==> flow/design.v (excerpt) <==
module ALU_Top #(parameter Data_In_Width = 16)
(
    input   wire            [Data_In_Width-1 : 0]    A ,      
    input   wire            [Data_In_Width-1 : 0]    B ,      
    input   wire                          [3 : 0]    ALU_FUN,   
    input   wire                                     CLK,
    input   wire                                     RST,
    output  wire      [(2*Data_In_Width)-1 : 0]      Arith_OUT,   
    output  wire                                     Arith_Flag,
    output  wire            [Data_In_Width-1 : 0]    Logic_OUT, 
    output  wire                                     Logic_Flag,
    output  wire                          [1 : 0]    CMP_OUT,
    output  wire                                     CMP_Flag,
    output  wire            [Data_In_Width-1 : 0]    Shift_OUT, 
    output  wire                                     Shift_Flag
);
clock: 61.1 ns
lec_check: 0
abc_area: 1
cap_margin: 0
core_margin: 2
core_utilization: 72
cts_cluster_size: 11
place_density: 0.43
slew_margin: 20
tns_end_percent: 10
run.sh (not shown) runs the stock make flow with config.mk's settings and CLKGATE_MAP_FILE=.
The starting point aborted during clock tree synthesis with DPL-0038.
Rerun with:
ABC_AREA = unset   (was 1)
CAP_MARGIN = 20   (was 0)
CORE_UTILIZATION = 58   (was 72)
CTS_CLUSTER_SIZE = unset   (was 11)
PLACE_DENSITY = unset   (was 0.43)
TNS_END_PERCENT = unset   (was 10)
clock period = 73.0 ns   (was 61.1 ns; I/O delays follow)
=> Now the flow aborted during global routing; area after synthesis came out higher by 3.7%; synthesized cell count went down by 8.6%; die area went up by 28%.


Starting RTL as in the previous note.
## ALU_Top
module ALU_Top #(parameter Data_In_Width = 16)
(
    input   wire            [Data_In_Width-1 : 0]    A ,      
    input   wire            [Data_In_Width-1 : 0]    B ,      
    input   wire                          [3 : 0]    ALU_FUN,   
    input   wire                                     CLK,
    input   wire                                     RST,
    output  wire      [(2*Data_In_Width)-1 : 0]      Arith_OUT,   
    output  wire                                     Arith_Flag,
    output  wire            [Data_In_Width-1 : 0]    Logic_OUT, 
    output  wire                                     Logic_Flag,
    output  wire                          [1 : 0]    CMP_OUT,
    output  wire                                     CMP_Flag,
    output  wire            [Data_In_Width-1 : 0]    Shift_OUT, 
    output  wire                                     Shift_Flag
);
wire    Arith_Enable;
wire    Logic_Enable;
wire    CMP_Enable;
wire    Shift_Enable;
wire    Over_Flow;
Decoder_2_to_4_Unit ins_Decoder_2_to_4_Unit (
    .alu_fun (ALU_FUN),
    .arith_En (Arith_Enable),
    .logic_En (Logic_Enable),
    .cmp_En (CMP_Enable),
    .shift_En (Shift_Enable)
);
Arithmetic_Unit ins_Arithmetic_Unit (
    .A_in (A),
    .B_in (B),
    .alu_fun (ALU_FUN),
    .CLK_in (CLK),
    .RST_in (RST),
    .arith_En (Arith_Enable),
    .arith_out (Arith_OUT),
    .arith_flag (Arith_Flag),
    .over_flow (Over_Flow)
);
Logic_Unit ins_Logic_unit (
    .A_in (A),
    .B_in (B),
    .alu_fun (ALU_FUN),
    .CLK_in (CLK),
    .RST_in (RST),
    .logic_En (Logic_Enable),
    .logic_out (Logic_OUT),
    .logic_flag (Logic_Flag)
);
CMP_Unit ins_CMP_Unit (
    .A_in (A),
    .B_in (B),
    .alu_fun  (ALU_FUN),
    .CLK_in (CLK),
    .RST_in (RST),
    .cmp_En (CMP_Enable),
    .cmp_out (CMP_OUT),
    .cmp_flag (CMP_Flag)
);
Shift_unit ins_Shift_Unit (
    .A_in (A),
    .B_in (B),
  ...
export LEC_CHECK = 0
export CAP_MARGIN = 15
export CORE_MARGIN = 2
export CORE_UTILIZATION = 65
export CTS_CLUSTER_SIZE = 51
export MAX_ROUTING_LAYER = met4
export SLEW_MARGIN = 35
create_clock -name core_clock -period 78.0 [get_ports {CLK}]
The baseline did not get past 5_1_grt.
Change:
Settings changed: CAP_MARGIN 15 to 20, CORE_UTILIZATION 65 to 40, CTS_CLUSTER_SIZE 51 to not set, MAX_ROUTING_LAYER met4 to not set, SLEW_MARGIN 35 to 20.
Clock period 78.0 ns to 83.7 ns, I/O delays scaled along.
After rerunning: The new run ran to the end with no violations; synthesized area stays the same; synthesized cell count does not change; die area went up by 61%.


run A:
ALU_Top again, from the RTL that the note above started with.
export LEC_CHECK = 0
export CAP_MARGIN = 25
export CELL_PAD_IN_SITES_DETAIL_PLACEMENT = 2
export CORE_ASPECT_RATIO = 0.89
export CORE_MARGIN = 9
export CORE_UTILIZATION = 40
export CTS_CLUSTER_DIAMETER = 96
export GPL_TIMING_DRIVEN = 0
export MIN_ROUTING_LAYER = met1
export PLACE_DENSITY_LB_ADDON = 0.13
export SETUP_SLACK_MARGIN = 5.0
export SLEW_MARGIN = 30
create_clock -name core_clock -period 85.0 [get_ports {CLK}]
Run A never completed; the flow aborted with a tool error in clock tree synthesis.
For run B, these inputs were changed with respect to run A:
- clearing CORE_ASPECT_RATIO, which used to be 0.89
- clearing CTS_CLUSTER_DIAMETER, which used to be 96
- swapping 30 for 20 in SLEW_MARGIN
- swapping met1 for met2 in MIN_ROUTING_LAYER
- swapping 25 for 20 in CAP_MARGIN
- clearing PLACE_DENSITY_LB_ADDON, which used to be 0.13
- clearing SETUP_SLACK_MARGIN, which used to be 5.0
- clearing GPL_TIMING_DRIVEN, which used to be 0
- swapping 9 for 2 in CORE_MARGIN
Notes after the runs:
- The runs compared here, run A and run B, all ended either early or with open violations.
- clock tree synthesis: run A exited with error
- Run B vs run A, width of the die went down by 9.2%.
- [compare] base=run A new=run B: total number of placement rows +8; initial core utilization has decreased; number of distinct library cells after synthesis barely changed; yosys stat cell total stayed essentially flat.
- Between run A and run B, the flow reports core area increasing slightly.
- Run B vs. run A: routability-driven placement congestion ratio climbed 14%, sequential-to-total area share from yosys stat barely changed, total die size dropped 7.8%, die boundary height climbed about 1.5%.
The following lists how run C was set up differently from run B:
- setting CTS_CLUSTER_SIZE to 61 for the first time
- changing MIN_ROUTING_LAYER from met2 to met1
- setting GPL_ROUTABILITY_DRIVEN to 0 for the first time
- changing CAP_MARGIN from 20 to 15
- setting CELL_PAD_IN_SITES_GLOBAL_PLACEMENT to 1 for the first time
- setting CTS_CLUSTER_DIAMETER to 72 for the first time
- setting HOLD_SLACK_MARGIN to 0.27 for the first time
- changing SLEW_MARGIN from 20 to 0
- setting SETUP_SLACK_MARGIN to 5.0 for the first time
- setting TNS_END_PERCENT to 75 for the first time
- setting ABC_AREA to 1 for the first time
- changing CORE_UTILIZATION from 40 to 41
- setting GPL_TIMING_DRIVEN to 0 for the first time
Findings:
- Run C ends up with lower synthesized cell area than run B does.
- Run C failed in clock tree synthesis with DPL-0033.
- Per the comparison of run C with run B, average cell area after synthesis down 0.89 sq um; complex-gate fraction of the synthesized area down 10 points; vertical die dimension down 3.0%; overall die area down about 6%; gate count after technology mapping up about 9%.
- Taking run B as the reference point, the number of input and output port buffers inserted of run C falls by 0.93%.
- Sort run B and run C by post-synthesis share of cell area spent on and, or, nand and nor gates, ascending, and run B comes first.
Setup changes, run C to run D
- clearing TNS_END_PERCENT, which used to be 75
- clearing GPL_TIMING_DRIVEN, which used to be 0
- putting PLACE_DENSITY at 0.39 where nothing was set
- clearing CTS_CLUSTER_DIAMETER, which used to be 72
- clearing SETUP_SLACK_MARGIN, which used to be 5.0
- swapping 41 for 45 in CORE_UTILIZATION
- clearing CTS_CLUSTER_SIZE, which used to be 61
- swapping 15 for 5 in CAP_MARGIN
- clearing GPL_ROUTABILITY_DRIVEN, which used to be 0
- clearing ABC_AREA, which used to be 1
- clearing MIN_ROUTING_LAYER, which used to be met1
- swapping 0 for 40 in SLEW_MARGIN
- clearing HOLD_SLACK_MARGIN, which used to be 0.27
- clearing CELL_PAD_IN_SITES_DETAIL_PLACEMENT, which used to be 2
- swapping 85.0 for 56.5 in the clock period (ns, I/O delays scaled along)
### Flow results
In run D the implementation ran to completion but is not tape-out ready, as the final checks report setup timing. Run D vs. run C: mean instance size in the synthesized netlist went up by about 14%; mux contribution to synthesized area went up by 3.0 points; synthesized area went up by 3.7%; total die area went down by about 5.4%; count of instantiated cells in the yosys netlist went down by 8.6%. [compare] base=run C new=run D: cell count after synthesis lost 559; standard cell core area now smaller. Between run D and run C, it is run D whose cell count after placement is higher, by 16%. Area figure in the yosys stat output came out higher on run D than on run C.


## v17
Starting RTL as in the previous note.
## ALU_Top
module ALU_Top #(parameter Data_In_Width = 16)
(
    input   wire            [Data_In_Width-1 : 0]    A ,      
    input   wire            [Data_In_Width-1 : 0]    B ,      
    input   wire                          [3 : 0]    ALU_FUN,   
    input   wire                                     CLK,
    input   wire                                     RST,
    output  wire      [(2*Data_In_Width)-1 : 0]      Arith_OUT,   
    output  wire                                     Arith_Flag,
    output  wire            [Data_In_Width-1 : 0]    Logic_OUT, 
    output  wire                                     Logic_Flag,
    output  wire                          [1 : 0]    CMP_OUT,
    output  wire                                     CMP_Flag,
    output  wire            [Data_In_Width-1 : 0]    Shift_OUT, 
    output  wire                                     Shift_Flag
);
wire    Arith_Enable;
wire    Logic_Enable;
wire    CMP_Enable;
wire    Shift_Enable;
  ...
export LEC_CHECK = 0
export CAP_MARGIN = 5
export CELL_PAD_IN_SITES_GLOBAL_PLACEMENT = 1
export CORE_MARGIN = 2
export CORE_UTILIZATION = 45
export PLACE_DENSITY = 0.38
export SLEW_MARGIN = 40
create_clock -name core_clock -period 56.5 [get_ports {CLK}]
Completing all stages was not enough for v17: its layout failed the final checks because of negative setup slack.
diff inputs: v17 => v8
--- a/flow/config.mk
+++ b/flow/config.mk
@@ -8,6 +8,9 @@
 export CAP_MARGIN = 5
+export CELL_PAD_IN_SITES_DETAIL_PLACEMENT = 2
 export CELL_PAD_IN_SITES_GLOBAL_PLACEMENT = 1
 export CORE_MARGIN = 2
-export CORE_UTILIZATION = 45
-export PLACE_DENSITY = 0.38
-export SLEW_MARGIN = 40
+export CORE_UTILIZATION = 20
+export CTS_CLUSTER_DIAMETER = 83
+export GPL_TIMING_DRIVEN = 0
+export PLACE_DENSITY = 0.55
+export SLEW_MARGIN = 30
### Flow results
v8 finished every stage; the final checks, however, were not passed, the failures being max-capacitance violations, max-slew violations, negative setup slack. Worst-case headroom to the max-slew limit was higher in v17 than in v8. Buffering overhead was higher in the run labelled v17. Cell count: v8 higher than v17. Relative to v17, the total wire length measured on v8 has increased by more than half. Delta(detailed-placement wirelength estimate, v8 - v17) > 0. Count of clock-buffer cells in the layout delta for v8 relative to v17: 2 higher. v17 -> v8: path length in cells of the critical path increased slightly. There was hardly any difference in clock transition at the register clock pins on the worst setup and hold paths after CTS between v8 and v17. v8 ends up with higher first-pass GRT wire length than v17 does.
The following lists how v12 was set up differently from v8:
--- a/flow/config.mk
+++ b/flow/config.mk
@@ -7,2 +7,3 @@
 export LEC_CHECK = 0
+export ABC_AREA = 1
 export CAP_MARGIN = 5
@@ -10,7 +11,12 @@
 export CELL_PAD_IN_SITES_GLOBAL_PLACEMENT = 1
-export CORE_MARGIN = 2
+export CORE_ASPECT_RATIO = 1.5
+export CORE_MARGIN = 3
 export CORE_UTILIZATION = 20
 export CTS_CLUSTER_DIAMETER = 83
+export GPL_ROUTABILITY_DRIVEN = 1
 export GPL_TIMING_DRIVEN = 0
+export HOLD_SLACK_MARGIN = -0.02
+export MAX_ROUTING_LAYER = met4
 export PLACE_DENSITY = 0.55
 export SLEW_MARGIN = 30
+export TNS_END_PERCENT = 65
==> results <==
v12 finished every stage; the final checks, however, were not passed, the failures being negative setup slack. Summary: with v8 as the reference, number of multi-input logic gates in v12 moved down slightly. In v12 the max-cap check violation count turned out 2 lower than in v8. Combinational share of cell area in v12 is 5.3 points lower than in v8. Initial antenna violation count delta for v12 relative to v8: 9 lower. Compared v12 vs v8, and quantity of gates resized following cts is down in v12.
The following lists how v46 was set up differently from v12:
==> flow/config.mk <==
export PLATFORM = sky130hd
export DESIGN_NAME = ALU_Top
export DESIGN_NICKNAME = ALU_Top
export VERILOG_FILES = /design/flow/design.v
export SDC_FILE = /design/flow/constraint.sdc
export NUM_CORES = 4
export LEC_CHECK = 0
export CAP_MARGIN = 5
export CELL_PAD_IN_SITES_GLOBAL_PLACEMENT = 1
export CORE_MARGIN = 2
export CORE_UTILIZATION = 56
export PLACE_DENSITY = 0.44
export SLEW_MARGIN = 40
==> results <==
- Finished, but not clean: v12, with negative setup slack.
- For v46, the flow was terminated by a tool error in 5_1_grt and produced no final design.
- From v12 to v46 the numbers moved as follows: post-synth design cell area now sits higher; vertical die size went down about 50%; count of distinct cell types in the synthesized netlist shows an increase of 49%; number of standard cells after synthesis now smaller; die size went down by 63%.
- Compared v46 vs v12, and post-synthesis chip area from yosys is up in v46.
- Area share of fa/ha/maj cells after synthesis (lower): v46
- Delta(area fraction in compound gates after synthesis, v46 - v12) > 0
- v46 ends up with a post-synthesis xor/xnor area fraction that is 0.27 points higher than in v12.
- v46 against v12: number of standard cells reported by yosys has decreased, pre-CTS setup slack has increased.
Setup changes, v46 to v7
--- a/flow/config.mk
+++ b/flow/config.mk
@@ -7,7 +7,9 @@
 export LEC_CHECK = 0
-export CAP_MARGIN = 5
+export CAP_MARGIN = 20
 export CELL_PAD_IN_SITES_GLOBAL_PLACEMENT = 1
 export CORE_MARGIN = 2
-export CORE_UTILIZATION = 56
-export PLACE_DENSITY = 0.44
-export SLEW_MARGIN = 40
+export CORE_UTILIZATION = 40
+export CTS_CLUSTER_SIZE = 56
+export HOLD_SLACK_MARGIN = 0.27
+export SLEW_MARGIN = 20
+export TNS_END_PERCENT = 75
==> flow/constraint.sdc <==
create_clock -name core_clock -period 85.0 [get_ports {CLK}]
set_input_delay 17.0000 -clock core_clock [delete_from_list [all_inputs] [get_ports {CLK}]]
set_output_delay 17.0000 -clock core_clock [all_outputs]
set_load 0.01 [all_outputs]
## What came out
- v7: no failed stages, no open violations at the end
- Count of port buffers added during placement came out exactly the same in v46 and v7.
- Measured against each other, v46 and v7 differ in die boundary height, the lower figure coming from v46.
- On number of post-CTS setup repair buffers, the lower figure sits with v7, not v46.
#### Input delta (v19 over v7)
--- a/flow/config.mk
+++ b/flow/config.mk
@@ -8,8 +8,5 @@
 export CAP_MARGIN = 20
-export CELL_PAD_IN_SITES_GLOBAL_PLACEMENT = 1
 export CORE_MARGIN = 2
-export CORE_UTILIZATION = 40
-export CTS_CLUSTER_SIZE = 56
-export HOLD_SLACK_MARGIN = 0.27
+export CORE_UTILIZATION = 54
 export SLEW_MARGIN = 20
-export TNS_END_PERCENT = 75
+export TNS_END_PERCENT = 5
==> flow/constraint.sdc <==
create_clock -name core_clock -period 73.0 [get_ports {CLK}]
set_input_delay 14.6000 -clock core_clock [delete_from_list [all_inputs] [get_ports {CLK}]]
set_output_delay 14.6000 -clock core_clock [all_outputs]
set_load 0.01 [all_outputs]
### Flow results
- [v19] flow finished | final checks: failed | reasons: negative setup slack
- The number of logic gates of v7 and that of v19 are within noise of each other.
- [compare] base=v7 new=v19: post-synthesis to final-layout area growth increased 24 points, relative slew slack decreased 2.0 points.


Setup of job 5940:
The RTL this note starts from:
==> flow/design.v <==
module Decoder_2_to_4_Unit
(
    input   wire    [3 : 0] alu_fun,     
    output  reg     arith_En,
    output  reg     logic_En,
    output  reg     cmp_En,
    output  reg     shift_En
);
wire    [1:0]   alu_fun_MSBs = alu_fun[3:2];
always @ (*)
    begin
        case (alu_fun_MSBs)
        2'b00 : begin
                    arith_En = 1'b1;    
                    logic_En = 1'b0;
                    cmp_En = 1'b0;
                    shift_En = 1'b0;
                end 
        2'b01 : begin
                    arith_En = 1'b0;   
                    logic_En = 1'b1;    
                    cmp_En = 1'b0;
                    shift_En = 1'b0;
                end 
        2'b10 : begin
                    arith_En = 1'b0;   
                    logic_En = 1'b0;
                    cmp_En = 1'b1;      
                    shift_En = 1'b0;
                end 
        2'b11 : begin
                    arith_En = 1'b0;   
                    logic_En = 1'b0;
                    cmp_En = 1'b0;
                    shift_En = 1'b1;    
                end 
        endcase
    end
endmodule
module Arithmetic_Unit #(parameter Data_In_Width = 16)
(
    input   wire    signed  [Data_In_Width-1 : 0]    A_in ,      
    input   wire    signed  [Data_In_Width-1 : 0]    B_in ,      
    input   wire                          [3 : 0]    alu_fun,    
    input   wire                                     CLK_in,
    input   wire                                     RST_in,
    input   wire                                     arith_En,
    output  reg         [(2*Data_In_Width)-1 : 0]    arith_out,  
    output  reg                                      arith_flag,
    output  reg                                      over_flow
);
wire    [1:0]   alu_fun_LSBs = alu_fun[1:0];      
reg     [(2*Data_In_Width)-1 : 0]   arith_out_comb;
reg     arith_flag_comb;
reg     over_flow_comb;
always @ (posedge CLK_in or negedge RST_in)   
    begin
        if (!RST_in)
            begin
               arith_out  <= 'sb0; 
               arith_flag <= 1'b0;
               over_flow  <= 1'b0;
            end
        else
            begin
                arith_out  <= arith_out_comb;
                arith_flag <= arith_flag_comb;
                over_flow  <= over_flow_comb;
            end
    end
always @ (*)
    begin
        if (arith_En)
            begin
                arith_flag_comb = 1'b1;
                case (alu_fun_LSBs)
                    2'b00 : {over_flow_comb , arith_out_comb} = A_in + B_in ;
                    2'b10 : {over_flow_comb , arith_out_comb} = A_in * B_in ;
                    2'b01 : {over_flow_comb , arith_out_comb} = A_in - B_in ;
                    2'b11 : begin over_flow_comb = 1'b0; arith_out_comb = (B_in != 'sb0) ? A_in / B_in : 'sb0 ; end   
                endcase
            end
        else
            begin
                arith_flag_comb = 1'b0;
                arith_out_comb = 'sb0;
                over_flow_comb = 1'b0;
            end
    end
endmodule
module Logic_Unit #(parameter Data_In_Width = 16) 
(
    input   wire    [Data_In_Width-1 : 0]    A_in ,    
    input   wire    [Data_In_Width-1 : 0]    B_in ,    
    input   wire                  [3 : 0]    alu_fun,  
    input   wire                             CLK_in,
    input   wire                             RST_in,
    input   wire                             logic_En,
    output  reg    [Data_In_Width-1 : 0]     logic_out, 
    output  reg                              logic_flag
);
wire    [1:0]   alu_fun_LSBs = alu_fun[1:0];      
reg     [Data_In_Width-1 : 0]   logic_out_comb;
reg     logic_flag_comb;
always @ (posedge CLK_in or negedge RST_in)       
    begin
        if (!RST_in)
            begin
                logic_out  <= 'b0;
                logic_flag <= 1'b0;
            end
        else
            begin
                logic_out  <= logic_out_comb;
                logic_flag <= logic_flag_comb;
            end
    end
always @ (*)
    begin
        if (logic_En)
            begin
                logic_flag_comb = 1'b1;
                case (alu_fun_LSBs)
                2'b00 : logic_out_comb = A_in & B_in;    
                2'b01 : logic_out_comb = A_in | B_in;    
                2'b10 : logic_out_comb = ~(A_in & B_in);     
                2'b11 : logic_out_comb = ~(A_in | B_in);     
                endcase
            end
        else
            begin
                logic_flag_comb = 1'b0;
                logic_out_comb = 'b0;
            end
    end
endmodule
module CMP_Unit #(parameter Data_In_Width = 16)
(
    input   wire    signed  [Data_In_Width-1 : 0]    A_in ,      
    input   wire    signed  [Data_In_Width-1 : 0]    B_in ,      
    input   wire                          [3 : 0]    alu_fun,    
    input   wire                                     CLK_in,
    input   wire                                     RST_in,
    input   wire                                     cmp_En,
    output  reg             [1 : 0]                  cmp_out,
    output  reg                                      cmp_flag
);
wire    [1 : 0]   alu_fun_LSBs = alu_fun[1:0];      
reg     [1 : 0]   cmp_out_comb;
reg     cmp_flag_comb;
always @ (posedge CLK_in or negedge RST_in)
    begin
        if (!RST_in)
            begin
                cmp_out  <= 'sb0;
                cmp_flag <= 1'b0;
            end
        else
            begin
                cmp_out  <= cmp_out_comb;
                cmp_flag <= cmp_flag_comb;
            end
    end
always @ (*)
    begin
        if (cmp_En)
            begin
                case (alu_fun_LSBs)
                2'b00 : begin
                            cmp_flag_comb = 1'b0;
                            cmp_out_comb = 'sb0;
                        end
                2'b01 : begin
                            cmp_flag_comb = 1'b1;
                            cmp_out_comb = (A_in == B_in) ? 'sd1 : 'sd0;
                        end
                2'b10 : begin
                            cmp_flag_comb = 1'b1;
                            cmp_out_comb = (A_in > B_in) ?  'sd2 : 'sd0;
                        end
                2'b11 : begin   
                            cmp_flag_comb = 1'b1;
                            cmp_out_comb = (A_in < B_in) ?  'sd3 : 'sd0;
                        end
                endcase
            end
        else
            begin
                cmp_flag_comb = 1'b0;
                cmp_out_comb = 'sb0;
            end
    end
endmodule
module Shift_unit #(parameter Data_In_Width = 16)
(
    input   wire    signed  [Data_In_Width-1 : 0]    A_in ,      
    input   wire    signed  [Data_In_Width-1 : 0]    B_in ,      
    input   wire                          [3 : 0]    alu_fun,    
    input   wire                                     CLK_in,
    input   wire                                     RST_in,
    input   wire                                     shift_En,
    output  reg     signed  [Data_In_Width-1 : 0]    shift_out, 
    output  reg                                      shift_flag
);
wire    [1:0]   alu_fun_LSBs = alu_fun[1:0];      
reg     [Data_In_Width-1 : 0]   shift_out_comb;
reg     shift_flag_comb;
always @ (posedge CLK_in or negedge RST_in)
    begin
        if (!RST_in)
            begin
                shift_out  <= 'sb0;
                shift_flag <= 1'b0;
            end
        else
            begin
                shift_out  <= shift_out_comb;
                shift_flag <= shift_flag_comb;
            end
    end
always @ (*)
    begin
        if (shift_En)
            begin
                shift_flag_comb = 1'b1;
                case (alu_fun_LSBs)
                2'b00 : shift_out_comb = (A_in >> 1'b1);    
                2'b01 : shift_out_comb = (A_in << 1'b1);    
                2'b10 : shift_out_comb = (B_in >> 1'b1);    
                2'b11 : shift_out_comb = (B_in << 1'b1);    
                endcase
            end
        else
            begin
                shift_flag_comb = 1'b0;
                shift_out_comb = 'sb0;
            end
    end
endmodule
module ALU_Top #(parameter Data_In_Width = 16)
(
    input   wire            [Data_In_Width-1 : 0]    A ,      
    input   wire            [Data_In_Width-1 : 0]    B ,      
    input   wire                          [3 : 0]    ALU_FUN,   
    input   wire                                     CLK,
    input   wire                                     RST,
    output  wire      [(2*Data_In_Width)-1 : 0]      Arith_OUT,   
    output  wire                                     Arith_Flag,
    output  wire            [Data_In_Width-1 : 0]    Logic_OUT, 
    output  wire                                     Logic_Flag,
    output  wire                          [1 : 0]    CMP_OUT,
    output  wire                                     CMP_Flag,
    output  wire            [Data_In_Width-1 : 0]    Shift_OUT, 
    output  wire                                     Shift_Flag
);
wire    Arith_Enable;
wire    Logic_Enable;
wire    CMP_Enable;
wire    Shift_Enable;
wire    Over_Flow;
Decoder_2_to_4_Unit ins_Decoder_2_to_4_Unit (
    .alu_fun (ALU_FUN),
    .arith_En (Arith_Enable),
    .logic_En (Logic_Enable),
    .cmp_En (CMP_Enable),
    .shift_En (Shift_Enable)
);
Arithmetic_Unit ins_Arithmetic_Unit (
    .A_in (A),
    .B_in (B),
    .alu_fun (ALU_FUN),
    .CLK_in (CLK),
    .RST_in (RST),
    .arith_En (Arith_Enable),
    .arith_out (Arith_OUT),
    .arith_flag (Arith_Flag),
    .over_flow (Over_Flow)
);
Logic_Unit ins_Logic_unit (
    .A_in (A),
    .B_in (B),
    .alu_fun (ALU_FUN),
    .CLK_in (CLK),
    .RST_in (RST),
    .logic_En (Logic_Enable),
    .logic_out (Logic_OUT),
    .logic_flag (Logic_Flag)
);
CMP_Unit ins_CMP_Unit (
    .A_in (A),
    .B_in (B),
    .alu_fun  (ALU_FUN),
    .CLK_in (CLK),
    .RST_in (RST),
    .cmp_En (CMP_Enable),
    .cmp_out (CMP_OUT),
    .cmp_flag (CMP_Flag)
);
Shift_unit ins_Shift_Unit (
    .A_in (A),
    .B_in (B),
    .alu_fun  (ALU_FUN),
    .CLK_in (CLK),
    .RST_in (RST),
    .shift_En (Shift_Enable),
    .shift_out (Shift_OUT),
    .shift_flag (Shift_Flag)
);
endmodule
Settings: LEC_CHECK=0, ABC_AREA=1, CAP_MARGIN=0, CORE_MARGIN=2, CORE_UTILIZATION=72, CTS_CLUSTER_DIAMETER=309, CTS_CLUSTER_SIZE=96, PLACE_DENSITY=0.37, SLEW_MARGIN=20; clock period 90.6 ns.
What job 1122 does differently from job 5940 at the input level:
Settings: CTS_CLUSTER_DIAMETER now 233, was 309; CORE_UTILIZATION now 58, was 72; PLACE_DENSITY no longer set, was 0.37; CAP_MARGIN now 20, was 0; CTS_CLUSTER_SIZE no longer set, was 96; TNS_END_PERCENT now 5, previously not set; the clock period (ns, I/O delays scaled along) now 46.2, was 90.6.
==> comparison <==
In job 1122 the implementation completed, yet the final layout does not meet the checks, the culprit being setup timing.
Job 5940 vs job 1122, end point of the critical path: ins_Arithmetic_Unit.arith_out[12]$_DFF_PN0_ vs ins_Arithmetic_Unit.arith_out[19]$_DFF_PN0_
Routability congestion estimate from global placement for job 1122 is lower than for job 5940.
Compared with job 5940, the detailed router inserted more vias in job 1122.
Taking job 5940 as the reference, in job 1122 layout-stage area growth over the synthesis result rose by 30 points; buffer count from post-CTS setup fixing rose by 125; detailed placer's ending HPWL rose by about 15%; number of buffer and inverter instances along the worst setup path rose by 21.
Count of clock-buffer cells in the layout was lower in the run labelled job 1122.
Final area: job 1122 vs job 5940 up 26%
Diff job 1122 and job 5940: area of placed instances higher in job 1122
What job 8967 does differently from job 1122 at the input level:
Settings: CTS_CLUSTER_SIZE now 62, previously not set; MAX_ROUTING_LAYER now met4, previously not set; CTS_CLUSTER_DIAMETER no longer set, was 233; ABC_AREA no longer set, was 1; the clock period (ns, I/O delays scaled along) now 73.0, was 46.2.
## What came out
- Every stage of job 8967 finished as expected; the final checks, on the other hand, flagged setup timing, which means the layout fails.
- The cell at the slowest stage of the critical path comes out sky130_fd_sc_hd__clkdlybuf4s50_1 in one run and sky130_fd_sc_hd__or4_4 in the other, namely in job 1122 and job 8967 respectively.
- Worst setup path endpoint = ins_Arithmetic_Unit.arith_out[14]$_DFF_PN0_: job 8967; worst setup path endpoint = ins_Arithmetic_Unit.arith_out[19]$_DFF_PN0_: job 1122
- In the flow results for job 1122 and job 8967, the area growth from synthesis to final layout is larger on job 8967.
- Required time reported for the critical path endpoint: job 8967 vs job 1122 up 26.77 ns
- Against job 1122, job 8967 comes in 0.21 points lower on sequential share of cell area.
- Diff job 1122 and job 8967: floorplan die width higher in job 8967
- Diff job 1122 -> job 8967: average footprint of a synthesized cell rose about 14%.
The following lists how job 5170 was set up differently from job 8967:
Settings: TNS_END_PERCENT no longer set, was 5; CORE_UTILIZATION now 40, was 58; CTS_CLUSTER_SIZE no longer set, was 62; MAX_ROUTING_LAYER no longer set, was met4; the clock period (ns, I/O delays scaled along) now 85.0, was 73.0.
Notes after the runs:
Job 5170: all stages complete, timing, DRC and antenna checks passed
Job 5170 vs job 8967, half-perimeter wire length of the detailed placement result went down by 4.2%.
Going from job 8967 to job 5170, number of cells in Yosys stat barely changed, filler-free cell count of the finished design fell by about 9%, number of non-clock buffers has decreased, fraction of synthesis flops using an asynchronous set or reset pin about even.
Global-route wire length before repair down 13% in job 5170 wrt job 8967
As far as adder-cell area share of the yosys netlist goes, job 8967 and job 5170 are indistinguishable; the numbers are identical.
Number of instances in the placed design, job 5170 and job 8967: larger value in job 8967
The required time at the endpoint of the critical path in job 5170 sits 12.03 ns above the value recorded for job 8967.
| post-CTS setup buffer count | higher: job 8967 |
For job 9233, these inputs were changed with respect to job 5170:
Settings: putting CELL_PAD_IN_SITES_DETAIL_PLACEMENT at 2 where nothing was set; putting GPL_TIMING_DRIVEN at 1 where nothing was set; putting CORE_ASPECT_RATIO at 1.34 where nothing was set; swapping 20 for 25 in CAP_MARGIN; swapping 2 for 6 in CORE_MARGIN; putting MIN_ROUTING_LAYER at met1 where nothing was set; swapping 20 for 30 in SLEW_MARGIN; putting SETUP_SLACK_MARGIN at 5.0 where nothing was set.
### Flow results
Job 5170 | status: complete | timing, DRC, antenna: pass. What ended job 9233 was a tool error in global routing (5_1_grt); the run never finished. Re number of buffers created by CTS: no difference whatsoever between job 5170 and job 9233. Going from job 5170 to job 9233, half-perimeter wire length after placement went up by about 40%, post-place setup slack decreased 4.82 ns, yosys stat chip area was more or less identical, die size went up 4.9%.
